red:
Design uart_pwm_top, start of the top module:
module uart_pwm_top (
    input  wire        clk,         
    input  wire        rst_n,       
    input  wire        uart_rx,     
    output wire [8:0]  pwm_out,     
    output wire [6:0] seg0,
    output wire [6:0] seg1,
    output wire [6:0] seg2,
    output wire [6:0] seg3,
    output wire [3:0] pkt_count
);
For scale: ~1600 cells after synthesis, about 44 I/O pins, about 17000 sq um of cells after synthesis.
==> flow/config.mk <==
export PLATFORM = sky130hd
export DESIGN_NAME = uart_pwm_top
export DESIGN_NICKNAME = uart_pwm_top
export VERILOG_FILES = /design/flow/design.v
export SDC_FILE = /design/flow/constraint.sdc
export NUM_CORES = 4
export LEC_CHECK = 0
export CAP_MARGIN = 20
export CORE_MARGIN = 2
export CORE_UTILIZATION = 69
export SLEW_MARGIN = 20
==> flow/constraint.sdc <==
create_clock -name core_clock -period 6.82 [get_ports {clk}]
set_input_delay 1.3640 -clock core_clock [delete_from_list [all_inputs] [get_ports {clk}]]
set_output_delay 1.3640 -clock core_clock [all_outputs]
set_load 0.01 [all_outputs]
run.sh (not shown) runs the stock make flow with config.mk's settings and CLKGATE_MAP_FILE=.
Changes in purple relative to red:
- TNS_END_PERCENT newly set to 60
- PLACE_DENSITY newly set to 0.78
- CELL_PAD_IN_SITES_GLOBAL_PLACEMENT newly set to 2
- GPL_TIMING_DRIVEN newly set to 1
- ABC_AREA newly set to 0
- CAP_MARGIN changed from 20 to 5
- CTS_CLUSTER_SIZE newly set to 18
- CTS_CLUSTER_DIAMETER newly set to 64
- MAX_ROUTING_LAYER newly set to met5
- CORE_UTILIZATION changed from 69 to 16
- CORE_ASPECT_RATIO newly set to 0.7
Notes after the runs:
Min height of the chip across purple and red: red
Per the comparison of purple with red, cell area went up about 4.6%; wire length went up 12%; storage element area held; switching component of the power went down 72 uW.
purple: worst setup slack is 25 ps higher than what red reported.
Sequential share of layout area sits lower in purple than in red.
Looking at termination of the worst setup path, the seg2[3] result is from red; the seg1[3] one comes from purple.
purple vs red: routing usage on met3 down in purple
Lower area of the die goes to red over purple.
Against red as the reference, purple delivers a lower final period demand of the worst path.

* * *

Starting RTL as in the previous note.
Settings: LEC_CHECK=0, ABC_AREA=1, CAP_MARGIN=20, CORE_ASPECT_RATIO=0.71, CORE_MARGIN=2, CORE_UTILIZATION=72, CTS_CLUSTER_DIAMETER=343, CTS_CLUSTER_SIZE=10, HOLD_SLACK_MARGIN=0.3, PLACE_DENSITY_LB_ADDON=0.12, SETUP_SLACK_MARGIN=1.13, SLEW_MARGIN=20; clock period 3.79 ns.
The starting point finished clean.
Then changed:
--- a/flow/config.mk
+++ b/flow/config.mk
@@ -8,10 +8,8 @@
 export ABC_AREA = 1
 export CAP_MARGIN = 20
-export CORE_ASPECT_RATIO = 0.71
 export CORE_MARGIN = 2
 export CORE_UTILIZATION = 72
-export CTS_CLUSTER_DIAMETER = 343
+export CTS_CLUSTER_DIAMETER = 308
 export CTS_CLUSTER_SIZE = 10
-export HOLD_SLACK_MARGIN = 0.3
 export PLACE_DENSITY_LB_ADDON = 0.12
 export SETUP_SLACK_MARGIN = 1.13
After rerunning:
- The changed run went through all stages and came out clean
- register-to-register slack is worse by 0.12 ns
- clock power rose by a few percent
- total power increases slightly
- worst hold slack loses 0.042 ns
- wire length is about the same
- synthesized area does not change
- clock skew stays flat
- die area hardly moves
Then changed:
==> flow/config.mk (replaced) <==
export PLATFORM = sky130hd
export DESIGN_NAME = uart_pwm_top
export DESIGN_NICKNAME = uart_pwm_top
export VERILOG_FILES = /design/flow/design.v
export SDC_FILE = /design/flow/constraint.sdc
export NUM_CORES = 4
export LEC_CHECK = 0
export CAP_MARGIN = 20
export CORE_MARGIN = 2
export CORE_UTILIZATION = 72
export CTS_CLUSTER_DIAMETER = 36
export CTS_CLUSTER_SIZE = 28
export PLACE_DENSITY_LB_ADDON = 0.0
export SETUP_SLACK_MARGIN = 1.08
export SLEW_MARGIN = 20
Effect: Critical path depth is unchanged; sequential share of layout area fell by 1.7 points; non-clock buffer count fell by 24; routed wire length fell slightly.
Power is estimated from default activity; no workload was simulated.
